==> cedar <==
## fft_16
module fft_16 #(
    parameter WD = 12,
    parameter WNRD = 9
)(
    input                  clk,
    input                  rst_n,
    input                  en,
    input  signed [WD-1:0] sin_re,
    input  signed [WD-1:0] sin_im,
    output signed [WD-1:0] sout_re,
    output signed [WD-1:0] sout_im
);
export LEC_CHECK = 0
export CAP_MARGIN = 20
export CELL_PAD_IN_SITES_DETAIL_PLACEMENT = 0
export CELL_PAD_IN_SITES_GLOBAL_PLACEMENT = 0
export CORE_MARGIN = 2
export CORE_UTILIZATION = 66
export MIN_ROUTING_LAYER = met1
export PLACE_DENSITY_LB_ADDON = 0.09
export SLEW_MARGIN = 15
create_clock -name core_clock -period 4.87 [get_ports {clk}]
run.sh (not shown) runs the stock make flow with config.mk's settings and CLKGATE_MAP_FILE=.
==> raven: changes against cedar <==
CELL_PAD_IN_SITES_DETAIL_PLACEMENT = not set   (was 0)
CELL_PAD_IN_SITES_GLOBAL_PLACEMENT = not set   (was 0)
CORE_ASPECT_RATIO = 1.38   (was not set)
CORE_UTILIZATION = 53   (was 66)
CTS_CLUSTER_DIAMETER = 42   (was not set)
MAX_ROUTING_LAYER = met4   (was not set)
MIN_ROUTING_LAYER = not set   (was met1)
PLACE_DENSITY_LB_ADDON = 0.22   (was 0.09)
SETUP_SLACK_MARGIN = -0.92   (was not set)
SLEW_MARGIN = 20   (was 15)
==> flow/constraint.sdc (replaced) <==
create_clock -name core_clock -period 13.4 [get_ports {clk}]
set_input_delay 2.6800 -clock core_clock [delete_from_list [all_inputs] [get_ports {clk}]]
set_output_delay 2.6800 -clock core_clock [all_outputs]
set_load 0.01 [all_outputs]
==> indigo: changes against cedar <==
CELL_PAD_IN_SITES_DETAIL_PLACEMENT = not set   (was 0)
CELL_PAD_IN_SITES_GLOBAL_PLACEMENT = not set   (was 0)
CORE_UTILIZATION = 72   (was 66)
MIN_ROUTING_LAYER = not set   (was met1)
PLACE_DENSITY_LB_ADDON = not set   (was 0.09)
SLEW_MARGIN = 20   (was 15)
==> flow/constraint.sdc (replaced) <==
create_clock -name core_clock -period 8.67 [get_ports {clk}]
set_input_delay 1.7340 -clock core_clock [delete_from_list [all_inputs] [get_ports {clk}]]
set_output_delay 1.7340 -clock core_clock [all_outputs]
set_load 0.01 [all_outputs]
==> qor summary <==
item	raven	indigo	cedar
Inserted Diodes	3	13	2
Pin count of the biggest net entering global routing	141	139	202
Highest net fanout along the worst path	17	6	7
Post-cts sizing count	0	158	235
Critical-path top delay cell	or4b_2	fa_1	fa_1
Layout overhead on the synthesized area	7.86%	20.9%	25.7%
Weighted congestion at the end of routability-driven global placement	0.969	0.996	0.983
Placement Setup Slack	674 ps	-2600 ps	-5560 ps
M2 GR Usage	50.8%	72.7%	65.0%
Insertion Delay late pin	660 ps	630 ps	610 ps
Design Area, Final	0.0559 mm^2	0.0627 mm^2	0.0652 mm^2
Non-CTS buffers	131	817	1082
Core area	0.0969 mm^2	0.0714 mm^2	0.0776 mm^2
Number of well taps	1292	950	1040
Status	no timing/DRC/antenna violations	finished with violations	finished with violations
Violated checks	-	setup timing	setup timing
Hold worst-path end	d2_re[3][8]	d2_im[2][4]	d3_im[1][5]
Finished Core Util	57.7%	87.8%	84.0%

* * *

==> job 898 <==
Starting RTL as in the previous note.
## fft_16
module fft_16 #(
    parameter WD = 12,
    parameter WNRD = 9
)(
    input                  clk,
    input                  rst_n,
    input                  en,
    input  signed [WD-1:0] sin_re,
    input  signed [WD-1:0] sin_im,
    output signed [WD-1:0] sout_re,
    output signed [WD-1:0] sout_im
);
    localparam W16_1_RE = 9'b011101100;
    localparam W16_1_IM = 9'b110011110;
    localparam W16_2_RE = 9'b010110101;
    localparam W16_2_IM = 9'b101001010;
    localparam W16_3_RE = 9'b001100001;
    localparam W16_3_IM = 9'b100010011;
    localparam W16_4_RE = 9'b000000000;
    localparam W16_4_IM = 9'b100000000;
    localparam W16_5_RE = 9'b110011110;
    localparam W16_5_IM = 9'b100010011;
    localparam W16_6_RE = 9'b101001010;
    localparam W16_6_IM = 9'b101001010;
    localparam W16_7_RE = 9'b100010011;
    localparam W16_7_IM = 9'b110011110;
    reg [3:0] count;
    reg  signed [WNRD-1:0] w1_re, w1_im, w2_re, w2_im;
    wire signed [WNRD-1:0] w3_re, w3_im;
    reg  signed [WD-1:0] d1_re [0:7];
    reg  signed [WD-1:0] d1_im [0:7];
    wire signed [WD-1:0] bf1_a_re;
    wire signed [WD-1:0] bf1_a_im;
    wire signed [WD-1:0] bf1_b_re;
    wire signed [WD-1:0] bf1_b_im;
    wire signed [WD-1:0] mux1_a_re;
    wire signed [WD-1:0] mux1_a_im;
    wire signed [WD-1:0] mux1_b_re;
    wire signed [WD-1:0] mux1_b_im;
    wire signed [WD-1:0] tf1_re;
    wire signed [WD-1:0] tf1_im;
    wire signed [WD-1:0] mux1_out_re;
    wire signed [WD-1:0] mux1_out_im;
    reg signed  [WD-1:0] stage1_out_re;
    reg signed  [WD-1:0] stage1_out_im;
    reg  signed [WD-1:0] d2_re [0:3];
  ...
Settings: LEC_CHECK=0, ABC_AREA=1, CAP_MARGIN=10, CELL_PAD_IN_SITES_DETAIL_PLACEMENT=1, CELL_PAD_IN_SITES_GLOBAL_PLACEMENT=2, CORE_ASPECT_RATIO=1.14, CORE_MARGIN=4, CORE_UTILIZATION=42, CTS_CLUSTER_DIAMETER=75, GPL_ROUTABILITY_DRIVEN=0, MAX_ROUTING_LAYER=met5, SETUP_SLACK_MARGIN=1.1, SLEW_MARGIN=20; clock period 11.2 ns.
==> job 2407: changes against job 898 <==
Settings changed: ABC_AREA 1 to default, CAP_MARGIN 10 to 20, CELL_PAD_IN_SITES_DETAIL_PLACEMENT 1 to 0, CELL_PAD_IN_SITES_GLOBAL_PLACEMENT 2 to 0, CORE_ASPECT_RATIO 1.14 to default, CORE_MARGIN 4 to 2, CORE_UTILIZATION 42 to 70, CTS_CLUSTER_DIAMETER 75 to default, CTS_CLUSTER_SIZE from default to 33, GPL_ROUTABILITY_DRIVEN 0 to default, MAX_ROUTING_LAYER met5 to default, MIN_ROUTING_LAYER from default to met1, PLACE_DENSITY_LB_ADDON from default to 0.09, SETUP_SLACK_MARGIN 1.1 to default, SLEW_MARGIN 20 to 15.
==> flow/constraint.sdc (replaced) <==
create_clock -name core_clock -period 4.72 [get_ports {clk}]
set_input_delay 0.9440 -clock core_clock [delete_from_list [all_inputs] [get_ports {clk}]]
set_output_delay 0.9440 -clock core_clock [all_outputs]
set_load 0.01 [all_outputs]
==> job 3950: changes against job 898 <==
Settings changed: CAP_MARGIN 10 to 20, CELL_PAD_IN_SITES_DETAIL_PLACEMENT 1 to default, CELL_PAD_IN_SITES_GLOBAL_PLACEMENT 2 to default, CORE_ASPECT_RATIO 1.14 to default, CORE_MARGIN 4 to 2, CORE_UTILIZATION 42 to 72, CTS_CLUSTER_DIAMETER 75 to default, GPL_ROUTABILITY_DRIVEN 0 to default, MAX_ROUTING_LAYER met5 to met4, PLACE_DENSITY_LB_ADDON from default to 0.01, SETUP_SLACK_MARGIN 1.1 to 2.43.
==> flow/constraint.sdc (replaced) <==
create_clock -name core_clock -period 8.37 [get_ports {clk}]
set_input_delay 1.6740 -clock core_clock [delete_from_list [all_inputs] [get_ports {clk}]]
set_output_delay 1.6740 -clock core_clock [all_outputs]
set_load 0.01 [all_outputs]
==> comparison <==
Job 2407 reached the layout checks and failed them: setup timing. Job 3950 ran to the end with violations: setup timing. Job 898 passed the timing, design-rule and antenna checks.
Register-to-register slack, highest first: job 898, job 3950, job 2407.
Synthesized cell count: job 898 is higher than job 2407 (about 17%).
In job 2407 the global-route usage is higher than in job 3950, by 0.46 points.

* * *

==> run a: inputs <==
fft_16 again, from the RTL that the note above started with.
==> flow/design.v (excerpt) <==
module fft_16 #(
    parameter WD = 12,
    parameter WNRD = 9
)(
    input                  clk,
    input                  rst_n,
    input                  en,
    input  signed [WD-1:0] sin_re,
    input  signed [WD-1:0] sin_im,
    output signed [WD-1:0] sout_re,
    output signed [WD-1:0] sout_im
);
export LEC_CHECK = 0
export ABC_AREA = 0
export CAP_MARGIN = 0
export CORE_MARGIN = 2
export CORE_UTILIZATION = 26
export GPL_ROUTABILITY_DRIVEN = 1
export PLACE_DENSITY_LB_ADDON = 0.06
export SETUP_SLACK_MARGIN = 2.88
export SLEW_MARGIN = 15
export TNS_END_PERCENT = 30
create_clock -name core_clock -period 9.72 [get_ports {clk}]
==> run b (differences from run a) <==
- ABC_AREA: 0 -> 1
- CAP_MARGIN: 0 -> 20
- CORE_UTILIZATION: 26 -> 72
- CTS_CLUSTER_DIAMETER: not set -> 359
- CTS_CLUSTER_SIZE: not set -> 99
- GPL_ROUTABILITY_DRIVEN: 1 -> not set
- HOLD_SLACK_MARGIN: not set -> 0.28
- PLACE_DENSITY: not set -> 0.37
- PLACE_DENSITY_LB_ADDON: 0.06 -> not set
- SETUP_SLACK_MARGIN: 2.88 -> -0.62
- SLEW_MARGIN: 15 -> 20
- TNS_END_PERCENT: 30 -> not set
==> flow/constraint.sdc (replaced) <==
create_clock -name core_clock -period 6.88 [get_ports {clk}]
set_input_delay 1.3760 -clock core_clock [delete_from_list [all_inputs] [get_ports {clk}]]
set_output_delay 1.3760 -clock core_clock [all_outputs]
set_load 0.01 [all_outputs]
==> run c (differences from run a) <==
- ABC_AREA: 0 -> 1
- CAP_MARGIN: 0 -> 20
- CORE_UTILIZATION: 26 -> 72
- CTS_CLUSTER_DIAMETER: not set -> 209
- GPL_ROUTABILITY_DRIVEN: 1 -> not set
- PLACE_DENSITY_LB_ADDON: 0.06 -> 0.01
- SETUP_SLACK_MARGIN: 2.88 -> -0.26
- SLEW_MARGIN: 15 -> 20
- TNS_END_PERCENT: 30 -> not set
==> flow/constraint.sdc (replaced) <==
create_clock -name core_clock -period 9.7 [get_ports {clk}]
set_input_delay 1.9400 -clock core_clock [delete_from_list [all_inputs] [get_ports {clk}]]
set_output_delay 1.9400 -clock core_clock [all_outputs]
set_load 0.01 [all_outputs]
==> flow_metrics.py <==
# Flow results
metrics = {
    "run_status": {
        "so_faults": "negative setup slack",
        "status": "failed layout checks",
    },
    "route": {
        "firstDrtPassIters": 5,
        "met1_length_mm": 78.4,
    },
    "final_timing": {
        "finalSetupViolations": 24,
        "setup_slack_ps": -467,
    },
}
[end of results for run a]
==> flow_metrics.py <==
# Flow results
metrics = {
    "final_timing": {
        "finalSetupViolations": 0,
        "setup_slack_ps": 174,
    },
    "run_status": {
        "status": "complete, no violations",
    },
    "finish": {
        "n_all_buffers": 452,
    },
    "route": {
        "met1_length_mm": 52.8,
    },
}
[end of results for run c]
==> flow_metrics.py <==
# Physical implementation metrics
metrics = {
    "synthesis": {
        "ys_sh_xor_pct": 3.77,
        "mux_share_pct": 0,
        "synth_nets": 8093,
    },
    "cts": {
        "cts_resized": 624,
    },
    "run_status": {
        "lastStage": "5_1_grt",
        "status": "did not finish",
        "first-error": "[ERROR GRT-0232] Routing congestion too high. Check the congestion heatmap in the GUI.",
    },
}
[end of results for run b]
